==> 11-19: inputs <==
==> flow/design.v <==
module coeff_selector #(
    parameter TAP_WIDTH      = 32,
    parameter FF_TAP_COUNT   = 4,
    parameter FB_TAP_COUNT   = 3,
    parameter NUM_LP_FILTERS   = 20
)
(
    input  logic [8:0]           filter_index,   
    output logic [FF_TAP_COUNT*TAP_WIDTH-1:0]   B_flat,        
    output logic [FB_TAP_COUNT*TAP_WIDTH-1:0]   A_flat         
);
    logic signed [TAP_WIDTH-1:0] mem [0:NUM_LP_FILTERS*2*FF_TAP_COUNT-1];
    initial begin
        mem[0*8+0*4+0] = 2;
        mem[0*8+0*4+1] = 6;
        mem[0*8+0*4+2] = 6;
        mem[0*8+0*4+3] = 2;
        mem[0*8+1*4+0] = -22432;
        mem[0*8+1*4+1] = 20560;
        mem[0*8+1*4+2] = -6303;
        mem[0*8+1*4+3] = 0;
        mem[1*8+0*4+0] = 14;
        mem[1*8+0*4+1] = 43;
        mem[1*8+0*4+2] = 43;
        mem[1*8+0*4+3] = 14;
        mem[1*8+1*4+0] = -20298;
        mem[1*8+1*4+1] = 17066;
        mem[1*8+1*4+2] = -4845;
        mem[1*8+1*4+3] = 0;
        mem[2*8+0*4+0] = 43;
        mem[2*8+0*4+1] = 130;
        mem[2*8+0*4+2] = 130;
        mem[2*8+0*4+3] = 43;
        mem[2*8+1*4+0] = -18179;
        mem[2*8+1*4+1] = 14050;
        mem[2*8+1*4+2] = -3715;
        mem[2*8+1*4+3] = 0;
        mem[3*8+0*4+0] = 92;
        mem[3*8+0*4+1] = 278;
        mem[3*8+0*4+2] = 278;
        mem[3*8+0*4+3] = 92;
        mem[3*8+1*4+0] = -16080;
        mem[3*8+1*4+1] = 11468;
        mem[3*8+1*4+2] = -2837;
        mem[3*8+1*4+3] = 0;
        mem[4*8+0*4+0] = 164;
        mem[4*8+0*4+1] = 493;
        mem[4*8+0*4+2] = 493;
        mem[4*8+0*4+3] = 164;
        mem[4*8+1*4+0] = -14004;
        mem[4*8+1*4+1] = 9282;
        mem[4*8+1*4+2] = -2154;
        mem[4*8+1*4+3] = 0;
        mem[5*8+0*4+0] = 259;
        mem[5*8+0*4+1] = 778;
        mem[5*8+0*4+2] = 778;
        mem[5*8+0*4+3] = 259;
        mem[5*8+1*4+0] = -11952;
        mem[5*8+1*4+1] = 7457;
        mem[5*8+1*4+2] = -1620;
        mem[5*8+1*4+3] = 0;
        mem[6*8+0*4+0] = 378;
        mem[6*8+0*4+1] = 1136;
        mem[6*8+0*4+2] = 1136;
        mem[6*8+0*4+3] = 378;
        mem[6*8+1*4+0] = -9922;
        mem[6*8+1*4+1] = 5962;
        mem[6*8+1*4+2] = -1201;
        mem[6*8+1*4+3] = 0;
        mem[7*8+0*4+0] = 523;
        mem[7*8+0*4+1] = 1569;
        mem[7*8+0*4+2] = 1569;
        mem[7*8+0*4+3] = 523;
        mem[7*8+1*4+0] = -7911;
        mem[7*8+1*4+1] = 4773;
        mem[7*8+1*4+2] = -868;
        mem[7*8+1*4+3] = 0;
        mem[8*8+0*4+0] = 692;
        mem[8*8+0*4+1] = 2078;
        mem[8*8+0*4+2] = 2078;
        mem[8*8+0*4+3] = 692;
        mem[8*8+1*4+0] = -5918;
        mem[8*8+1*4+1] = 3868;
        mem[8*8+1*4+2] = -599;
        mem[8*8+1*4+3] = 0;
        mem[9*8+0*4+0] = 888;
        mem[9*8+0*4+1] = 2666;
        mem[9*8+0*4+2] = 2666;
        mem[9*8+0*4+3] = 888;
        mem[9*8+1*4+0] = -3937;
        mem[9*8+1*4+1] = 3232;
        mem[9*8+1*4+2] = -376;
        mem[9*8+1*4+3] = 0;
        mem[10*8+0*4+0] = 1112;
        mem[10*8+0*4+1] = 3337;
        mem[10*8+0*4+2] = 3337;
        mem[10*8+0*4+3] = 1112;
        mem[10*8+1*4+0] = -1966;
        mem[10*8+1*4+1] = 2855;
        mem[10*8+1*4+2] = -181;
        mem[10*8+1*4+3] = 0;
        mem[11*8+0*4+0] = 1365;
        mem[11*8+0*4+1] = 4095;
        mem[11*8+0*4+2] = 4095;
        mem[11*8+0*4+3] = 1365;
        mem[11*8+1*4+0] = -0;
        mem[11*8+1*4+1] = 2730;
        mem[11*8+1*4+2] = -0;
        mem[11*8+1*4+3] = 0;
        mem[12*8+0*4+0] = 1649;
        mem[12*8+0*4+1] = 4948;
        mem[12*8+0*4+2] = 4948;
        mem[12*8+0*4+3] = 1649;
        mem[12*8+1*4+0] = 1966;
        mem[12*8+1*4+1] = 2855;
        mem[12*8+1*4+2] = 181;
        mem[12*8+1*4+3] = 0;
        mem[13*8+0*4+0] = 1967;
        mem[13*8+0*4+1] = 5901;
        mem[13*8+0*4+2] = 5901;
        mem[13*8+0*4+3] = 1967;
        mem[13*8+1*4+0] = 3937;
        mem[13*8+1*4+1] = 3232;
        mem[13*8+1*4+2] = 376;
        mem[13*8+1*4+3] = 0;
        mem[14*8+0*4+0] = 2322;
        mem[14*8+0*4+1] = 6966;
        mem[14*8+0*4+2] = 6966;
        mem[14*8+0*4+3] = 2322;
        mem[14*8+1*4+0] = 5918;
        mem[14*8+1*4+1] = 3868;
        mem[14*8+1*4+2] = 599;
        mem[14*8+1*4+3] = 0;
        mem[15*8+0*4+0] = 2718;
        mem[15*8+0*4+1] = 8154;
        mem[15*8+0*4+2] = 8154;
        mem[15*8+0*4+3] = 2718;
        mem[15*8+1*4+0] = 7911;
        mem[15*8+1*4+1] = 4773;
        mem[15*8+1*4+2] = 868;
        mem[15*8+1*4+3] = 0;
        mem[16*8+0*4+0] = 3159;
        mem[16*8+0*4+1] = 9479;
        mem[16*8+0*4+2] = 9479;
        mem[16*8+0*4+3] = 3159;
        mem[16*8+1*4+0] = 9922;
        mem[16*8+1*4+1] = 5962;
        mem[16*8+1*4+2] = 1201;
        mem[16*8+1*4+3] = 0;
        mem[17*8+0*4+0] = 3652;
        mem[17*8+0*4+1] = 10958;
        mem[17*8+0*4+2] = 10958;
        mem[17*8+0*4+3] = 3652;
        mem[17*8+1*4+0] = 11952;
        mem[17*8+1*4+1] = 7457;
        mem[17*8+1*4+2] = 1620;
        mem[17*8+1*4+3] = 0;
        mem[18*8+0*4+0] = 4204;
        mem[18*8+0*4+1] = 12612;
        mem[18*8+0*4+2] = 12612;
        mem[18*8+0*4+3] = 4204;
        mem[18*8+1*4+0] = 14004;
        mem[18*8+1*4+1] = 9282;
        mem[18*8+1*4+2] = 2154;
        mem[18*8+1*4+3] = 0;
        mem[19*8+0*4+0] = 4822;
        mem[19*8+0*4+1] = 14467;
        mem[19*8+0*4+2] = 14467;
        mem[19*8+0*4+3] = 4822;
        mem[19*8+1*4+0] = 16080;
        mem[19*8+1*4+1] = 11468;
        mem[19*8+1*4+2] = 2837;
        mem[19*8+1*4+3] = 0;
    end
    always_comb begin
        B_flat = '0;
        A_flat = '0;
        if (filter_index < NUM_LP_FILTERS) begin
            B_flat[0*TAP_WIDTH +: TAP_WIDTH] = mem[filter_index*8+0*4+0];
            B_flat[1*TAP_WIDTH +: TAP_WIDTH] = mem[filter_index*8+0*4+1];
            B_flat[2*TAP_WIDTH +: TAP_WIDTH] = mem[filter_index*8+0*4+2];
            B_flat[3*TAP_WIDTH +: TAP_WIDTH] = mem[filter_index*8+0*4+3];
            A_flat[0*TAP_WIDTH +: TAP_WIDTH] = mem[filter_index*8+1*4+0];
            A_flat[1*TAP_WIDTH +: TAP_WIDTH] = mem[filter_index*8+1*4+1];
            A_flat[2*TAP_WIDTH +: TAP_WIDTH] = mem[filter_index*8+1*4+2];
        end
    end
endmodule
module iir_filter 
#(
    parameter DATA_IN_WIDTH  = 16,
    parameter DATA_OUT_WIDTH = 32,
    parameter TAP_WIDTH      = 16,
    parameter FF_TAP_COUNT   = 4,
    parameter FB_TAP_COUNT   = 3
)
(
    input  wire                               clk,
    input  wire                               reset_n,
    input  wire   signed [DATA_IN_WIDTH-1:0]  data_in,
    output wire    signed [DATA_OUT_WIDTH-1:0] data_out,
    input  wire   [FF_TAP_COUNT*TAP_WIDTH-1:0] B_flat,
    input  wire   [FB_TAP_COUNT*TAP_WIDTH-1:0] A_flat
);
    reg signed [DATA_IN_WIDTH-1:0] x_delay [0:FF_TAP_COUNT-2];
    reg signed [DATA_OUT_WIDTH-1:0] y_delay [0:FF_TAP_COUNT-2];
    wire signed [DATA_OUT_WIDTH-1:0] w_product_a [0:FB_TAP_COUNT-1];
    wire signed [DATA_OUT_WIDTH-1:0] w_product_b [0:FF_TAP_COUNT-1];
    integer i, j;
    wire signed [DATA_OUT_WIDTH-1:0] sum;
    reg signed [DATA_IN_WIDTH-1:0] r_x;
    reg signed [DATA_OUT_WIDTH-1:0] data_out_reg;
    wire signed [TAP_WIDTH-1:0] B [0:FF_TAP_COUNT-1] ;
    wire signed [TAP_WIDTH-1:0] A [0:FB_TAP_COUNT-1] ;
    generate
        genvar k;
        for (k = 0; k < FF_TAP_COUNT; k = k + 1) begin : b_unpack
            assign B[k] = B_flat[k*TAP_WIDTH +: TAP_WIDTH];
        end
        for (k = 0; k < FB_TAP_COUNT; k = k + 1) begin : a_unpack
            assign A[k] = A_flat[k*TAP_WIDTH +: TAP_WIDTH];
        end
    endgenerate
    always @(posedge clk or negedge reset_n) begin
        if (!reset_n) begin
            for (i = 0; i < FF_TAP_COUNT-1; i = i + 1)
                x_delay[i] <= 0;
            for (j = 0; j < FF_TAP_COUNT-1; j = j + 1)
                y_delay[j] <= 0;
            r_x <= 0;
            data_out_reg <= 0;
        end else begin
            r_x <= data_in;
            for (i = 1; i < FF_TAP_COUNT-1; i = i + 1)
                x_delay[i] <= x_delay[i-1];
            x_delay[0] <= r_x;
            for (j = 1; j < FF_TAP_COUNT-1; j = j + 1)
                y_delay[j] <= y_delay[j-1];
            y_delay[0] <= sum >>> TAP_WIDTH-3;
            data_out_reg <= sum >>> TAP_WIDTH-3;
        end
    end
    generate
		 genvar o;
		 for (o = 0; o < FB_TAP_COUNT; o = o + 1) begin : a_loop
		 assign w_product_a[o] = (-(A[o]) * y_delay[o]);
		 end
    endgenerate
    generate
		 genvar c;
		 for (c = 1; c < FF_TAP_COUNT; c = c + 1) begin : b_loop
		 assign w_product_b[c] = B[c] * x_delay[c-1];
		 end
    endgenerate
    assign w_product_b[0] = B[0] * r_x;
    wire signed [DATA_OUT_WIDTH-1:0] sum_a = w_product_a[0]+w_product_a[1]+w_product_a[2];
    wire signed [DATA_OUT_WIDTH-1:0] sum_b = w_product_b[0]+w_product_b[1]+w_product_b[2]+w_product_b[3];
    assign sum = sum_a + sum_b;
    assign data_out = data_out_reg;
endmodule
module iir_variable_filter
#(
    parameter DATA_IN_WIDTH  = 16,
    parameter DATA_OUT_WIDTH = 32,
    parameter TAP_WIDTH      = 16,
    parameter FF_TAP_COUNT   = 4,
    parameter FB_TAP_COUNT   = 3,
    parameter NUM_LP_FILTERS = 20
)
(
    input  wire                               clk,
    input  wire                               reset_n,
    input  wire        [8:0]                  filter_index,
    input  wire signed [DATA_IN_WIDTH-1:0]    data_in,
    output wire signed [DATA_OUT_WIDTH-1:0]   data_out
);
    wire [FF_TAP_COUNT*TAP_WIDTH-1:0] B_flat;
    wire [FB_TAP_COUNT*TAP_WIDTH-1:0] A_flat;
    coeff_selector #(
        .TAP_WIDTH(TAP_WIDTH),
        .FF_TAP_COUNT(FF_TAP_COUNT),
        .FB_TAP_COUNT(FB_TAP_COUNT),
        .NUM_LP_FILTERS(NUM_LP_FILTERS)
    ) coeff_sel (
        .filter_index(filter_index),
        .B_flat(B_flat),
        .A_flat(A_flat)
    );
    iir_filter #(
        .DATA_IN_WIDTH(DATA_IN_WIDTH),
        .DATA_OUT_WIDTH(DATA_OUT_WIDTH),
        .TAP_WIDTH(TAP_WIDTH),
        .FF_TAP_COUNT(FF_TAP_COUNT),
        .FB_TAP_COUNT(FB_TAP_COUNT)
    ) IIR (
        .clk(clk),
        .reset_n(reset_n),
        .data_in(data_in),
        .data_out(data_out),
        .B_flat(B_flat),
        .A_flat(A_flat)
    );
endmodule
==> flow/run.sh <==
#!/bin/bash
# the make line also repeats each setting of config.mk as NAME=value (left out here)
make -C /OpenROAD-flow-scripts/flow DESIGN_CONFIG=/design/flow/config.mk WORK_HOME=/design/flow/orfs CLKGATE_MAP_FILE= finish
==> flow/config.mk <==
export PLATFORM = sky130hd
export DESIGN_NAME = iir_variable_filter
export DESIGN_NICKNAME = iir_variable_filter
export VERILOG_FILES = /design/flow/design.v
export SDC_FILE = /design/flow/constraint.sdc
export NUM_CORES = 4
export LEC_CHECK = 0
export ABC_AREA = 0
export CAP_MARGIN = 20
export CELL_PAD_IN_SITES_GLOBAL_PLACEMENT = 3
export CORE_ASPECT_RATIO = 1.45
export CORE_MARGIN = 2
export CORE_UTILIZATION = 40
export CTS_CLUSTER_DIAMETER = 395
export CTS_CLUSTER_SIZE = 16
export GPL_ROUTABILITY_DRIVEN = 1
export GPL_TIMING_DRIVEN = 0
export MAX_ROUTING_LAYER = met4
export MIN_ROUTING_LAYER = met1
export SETUP_SLACK_MARGIN = -0.2
export SLEW_MARGIN = 10
==> flow/constraint.sdc <==
create_clock -name core_clock -period 11.8 [get_ports {clk}]
set_input_delay 2.3600 -clock core_clock [delete_from_list [all_inputs] [get_ports {clk}]]
set_output_delay 2.3600 -clock core_clock [all_outputs]
set_load 0.01 [all_outputs]
==> 11-18 (differences from 11-19) <==
==> flow/config.mk (replaced) <==
export PLATFORM = sky130hd
export DESIGN_NAME = iir_variable_filter
export DESIGN_NICKNAME = iir_variable_filter
export VERILOG_FILES = /design/flow/design.v
export SDC_FILE = /design/flow/constraint.sdc
export NUM_CORES = 4
export LEC_CHECK = 0
export CAP_MARGIN = 20
export CORE_MARGIN = 2
export CORE_UTILIZATION = 40
export SLEW_MARGIN = 20
==> flow/constraint.sdc (replaced) <==
create_clock -name core_clock -period 15.0 [get_ports {clk}]
set_input_delay 3.0000 -clock core_clock [delete_from_list [all_inputs] [get_ports {clk}]]
set_output_delay 3.0000 -clock core_clock [all_outputs]
set_load 0.01 [all_outputs]
==> 08-28 (differences from 11-19) <==
==> flow/config.mk (replaced) <==
export PLATFORM = sky130hd
export DESIGN_NAME = iir_variable_filter
export DESIGN_NICKNAME = iir_variable_filter
export VERILOG_FILES = /design/flow/design.v
export SDC_FILE = /design/flow/constraint.sdc
export NUM_CORES = 4
export LEC_CHECK = 0
export ABC_AREA = 1
export CAP_MARGIN = 20
export CORE_MARGIN = 2
export CORE_UTILIZATION = 70
export CTS_CLUSTER_DIAMETER = 227
export HOLD_SLACK_MARGIN = -0.09
export SLEW_MARGIN = 20
==> flow/constraint.sdc (replaced) <==
create_clock -name core_clock -period 9.66 [get_ports {clk}]
set_input_delay 1.9320 -clock core_clock [delete_from_list [all_inputs] [get_ports {clk}]]
set_output_delay 1.9320 -clock core_clock [all_outputs]
set_load 0.01 [all_outputs]
==> comparison table <==
metric	11-19	08-28	11-18
Dpl ws	-6.476 ns	-3.614 ns	-0.7665 ns
Status	failed layout checks	failed layout checks	complete, no violations
Layout check failures	setup timing	setup timing	-
Data required time at the worst endpoint	12.21 ns	10.11 ns	15.43 ns
Clock buffers and inverters, area share	0.7404%	0.8249%	0.7348%
Clock slew at the register clock pins of the worst setup and hold paths	0.07 ns	0.08 ns	0.07 ns
Post-CTS setup buffers	153	45	0
Mux cell area share	0.1023%	0%	0.1023%
Cells after Synth	8032	8616	8032
RSZ-0062 raised after global routing	true	true	false
Largest driver fanout on the critical path	10	4	7
Netlist area before placement	74620 um2	74150 um2	74620 um2
Nets@finish	10950	11920	10840
Final cell area excluding filler cells	83820 um2	84790 um2	81900 um2
Row Count	190	119	158
Cycle use final	116.9%	125.9%	97.18%
Post-route insts no fill	10770	10720	10720
